## fjord
// bfcpu_core
module bfcpu_core
(
    input  logic CLK,
    input  logic RES_N,
    output logic        BUS_REQ,
    output logic        BUS_WRITE,
    output logic [15:0] BUS_ADDR,
    output logic [ 7:0] BUS_WDATA,
    input  logic [ 7:0] BUS_RDATA,
    input  logic        BUS_RDY,
    output logic        IO_REQ,
    output logic        IO_WRITE,
    output logic [ 1:0] IO_ADDR,
    output logic [ 7:0] IO_WDATA,
    input  logic [ 7:0] IO_RDATA,
    input  logic        IO_RDY
);
Size in the first run: roughly 2900 cells after synthesis, about 480 flip-flops, ~58 I/O pins, about 0.029 mm2 of cells after synthesis.
Settings: LEC_CHECK=0, CAP_MARGIN=20, CELL_PAD_IN_SITES_DETAIL_PLACEMENT=1, CELL_PAD_IN_SITES_GLOBAL_PLACEMENT=3, CORE_MARGIN=2, CORE_UTILIZATION=32, CTS_CLUSTER_DIAMETER=153, GPL_ROUTABILITY_DRIVEN=0, GPL_TIMING_DRIVEN=1, HOLD_SLACK_MARGIN=0.25, MIN_ROUTING_LAYER=met2, PLACE_DENSITY=0.51, SLEW_MARGIN=20, TNS_END_PERCENT=90; clock period 15.1 ns.
run.sh (not shown) runs the stock make flow with config.mk's settings and CLKGATE_MAP_FILE=.
fjord completed every stage of the flow, and the final layout passed the timing, design-rule and antenna checks.
## Diff of input files: amber against fjord
==> flow/config.mk <==
export PLATFORM = sky130hd
export DESIGN_NAME = bfcpu_core
export DESIGN_NICKNAME = bfcpu_core
export VERILOG_FILES = /design/flow/design.v
export SDC_FILE = /design/flow/constraint.sdc
export NUM_CORES = 4
export LEC_CHECK = 0
export CAP_MARGIN = 20
export CORE_MARGIN = 2
export CORE_UTILIZATION = 40
export SETUP_SLACK_MARGIN = 0.04
export SLEW_MARGIN = 20
==> flow/constraint.sdc <==
create_clock -name core_clock -period 9.74 [get_ports {CLK}]
set_input_delay 1.9480 -clock core_clock [delete_from_list [all_inputs] [get_ports {CLK}]]
set_output_delay 1.9480 -clock core_clock [all_outputs]
set_load 0.01 [all_outputs]
Findings:
amber reached the final stage; the timing, design-rule and antenna checks on its layout passed. Looking at register-to-register slack, amber sits 4.75 ns below fjord. Delta (amber minus fjord): worst-case hold slack fell 0.0082 ns; sequential share of cell area rose 0.59 points; standard-cell row count fell about 11%; via count fell 8661. When the final numbers for amber and fjord were put side by side, the count of cell instances traversed by the critical path turned out to be smaller in fjord. amber ends up with higher largest net degree at the start of global routing than fjord does.
Changes in maple relative to amber:
--- a/flow/config.mk
+++ b/flow/config.mk
@@ -6,7 +6,8 @@
 export NUM_CORES = 4
 export LEC_CHECK = 0
-export CAP_MARGIN = 20
+export CAP_MARGIN = 15
 export CORE_MARGIN = 2
-export CORE_UTILIZATION = 40
-export SETUP_SLACK_MARGIN = 0.04
+export CORE_UTILIZATION = 72
+export CTS_CLUSTER_SIZE = 40
+export SETUP_SLACK_MARGIN = -0.24
 export SLEW_MARGIN = 20
==> flow/constraint.sdc <==
create_clock -name core_clock -period 8.24 [get_ports {CLK}]
set_input_delay 1.6480 -clock core_clock [delete_from_list [all_inputs] [get_ports {CLK}]]
set_output_delay 1.6480 -clock core_clock [all_outputs]
set_load 0.01 [all_outputs]
Findings:
- Final checks on maple, whose flow otherwise completed, came back failing, citing setup timing.
- For hold slack, maple and amber come out practically identical.
- Relative to amber, combinational power has gone up in maple.
- maple against amber: worst clock skew on the final layout increased by 0.018 ns relative to the old numbers; total routed wirelength shrank by 1200 um.
#### Input delta (onyx over maple)
--- a/flow/config.mk
+++ b/flow/config.mk
@@ -6,8 +6,14 @@
 export NUM_CORES = 4
 export LEC_CHECK = 0
-export CAP_MARGIN = 15
+export CAP_MARGIN = 0
+export CORE_ASPECT_RATIO = 0.99
 export CORE_MARGIN = 2
 export CORE_UTILIZATION = 72
-export CTS_CLUSTER_SIZE = 40
-export SETUP_SLACK_MARGIN = -0.24
-export SLEW_MARGIN = 20
+export CTS_CLUSTER_DIAMETER = 360
+export CTS_CLUSTER_SIZE = 15
+export GPL_ROUTABILITY_DRIVEN = 1
+export HOLD_SLACK_MARGIN = -0.09
+export MIN_ROUTING_LAYER = met1
+export PLACE_DENSITY_LB_ADDON = 0.03
+export SETUP_SLACK_MARGIN = 1.95
+export SLEW_MARGIN = 10
==> results <==
onyx: full flow OK, the timing, design-rule and antenna checks passed
onyx does better than maple on setup slack.
| share of the clock period used by the worst path | onyx vs maple | 12 points lower |
onyx ends up with higher wire length of the first global-routing pass than maple does.
onyx ended up with met5 as its top routing layer in use; maple ended up with met4.
Reported for onyx and maple, proportion of register bits with asynchronous set or reset after synthesis turned out identical to the last digit.
Comparing the two runs side by side, onyx comes out behind maple on final area.
Number of synthesized flops with an enable pin: onyx vs maple identical
Looking at met2 layer usage reported by global route across onyx and maple, the one that comes out lower is onyx.
Relative to maple, total leakage power has gone up in onyx.
onyx vs maple on power drawn by the sequential cells: onyx is the lower one.
Input-level comparison between zinc and onyx:
==> flow/config.mk <==
export PLATFORM = sky130hd
export DESIGN_NAME = bfcpu_core
export DESIGN_NICKNAME = bfcpu_core
export VERILOG_FILES = /design/flow/design.v
export SDC_FILE = /design/flow/constraint.sdc
export NUM_CORES = 4
export LEC_CHECK = 0
export CAP_MARGIN = 20
export CORE_MARGIN = 2
export CORE_UTILIZATION = 21
export GPL_ROUTABILITY_DRIVEN = 1
export HOLD_SLACK_MARGIN = -0.09
export MIN_ROUTING_LAYER = met1
export SETUP_SLACK_MARGIN = -0.45
export SLEW_MARGIN = 10
export TNS_END_PERCENT = 5
==> flow/constraint.sdc <==
create_clock -name core_clock -period 13.0 [get_ports {CLK}]
set_input_delay 2.6000 -clock core_clock [delete_from_list [all_inputs] [get_ports {CLK}]]
set_output_delay 2.6000 -clock core_clock [all_outputs]
set_load 0.01 [all_outputs]
[summary]
- Compared with onyx, zinc shows a higher worst setup slack.
- onyx → zinc: power density of the placed cells decreased 83 mW/mm2, multiplexer share of the synthesized area essentially unchanged.
Input-level comparison between sierra and zinc:
--- a/flow/config.mk
+++ b/flow/config.mk
@@ -8,9 +8,7 @@
 export CAP_MARGIN = 20
 export CORE_MARGIN = 2
-export CORE_UTILIZATION = 21
+export CORE_UTILIZATION = 58
 export GPL_ROUTABILITY_DRIVEN = 1
-export HOLD_SLACK_MARGIN = -0.09
 export MIN_ROUTING_LAYER = met1
 export SETUP_SLACK_MARGIN = -0.45
 export SLEW_MARGIN = 10
-export TNS_END_PERCENT = 5
==> flow/constraint.sdc <==
create_clock -name core_clock -period 8.69 [get_ports {CLK}]
set_input_delay 1.7380 -clock core_clock [delete_from_list [all_inputs] [get_ports {CLK}]]
set_output_delay 1.7380 -clock core_clock [all_outputs]
set_load 0.01 [all_outputs]
==> results <==
- The flow for sierra finished, though final verification flagged setup timing.
- Relative to zinc, final area has gone down in sierra.
- sierra against zinc; clock-buffer cell count is down by more than 10%.
- Via count of the first global-routing pass came out higher on sierra than on zinc.
- As far as overflow left after global routing goes, zinc and sierra are indistinguishable; the numbers are identical.
- Total power after layout on sierra is up relative to zinc.
- In the reports for zinc and sierra, the larger ratio of routed vias to standard cells belongs to sierra.
- As far as post-synth area from yosys stat goes, sierra and zinc are indistinguishable; the numbers are identical.
- As of sierra, number of buffers added by the clock tree synthesis step had fallen by a few percent compared to zinc.
Power is estimated from default activity; no workload was simulated.
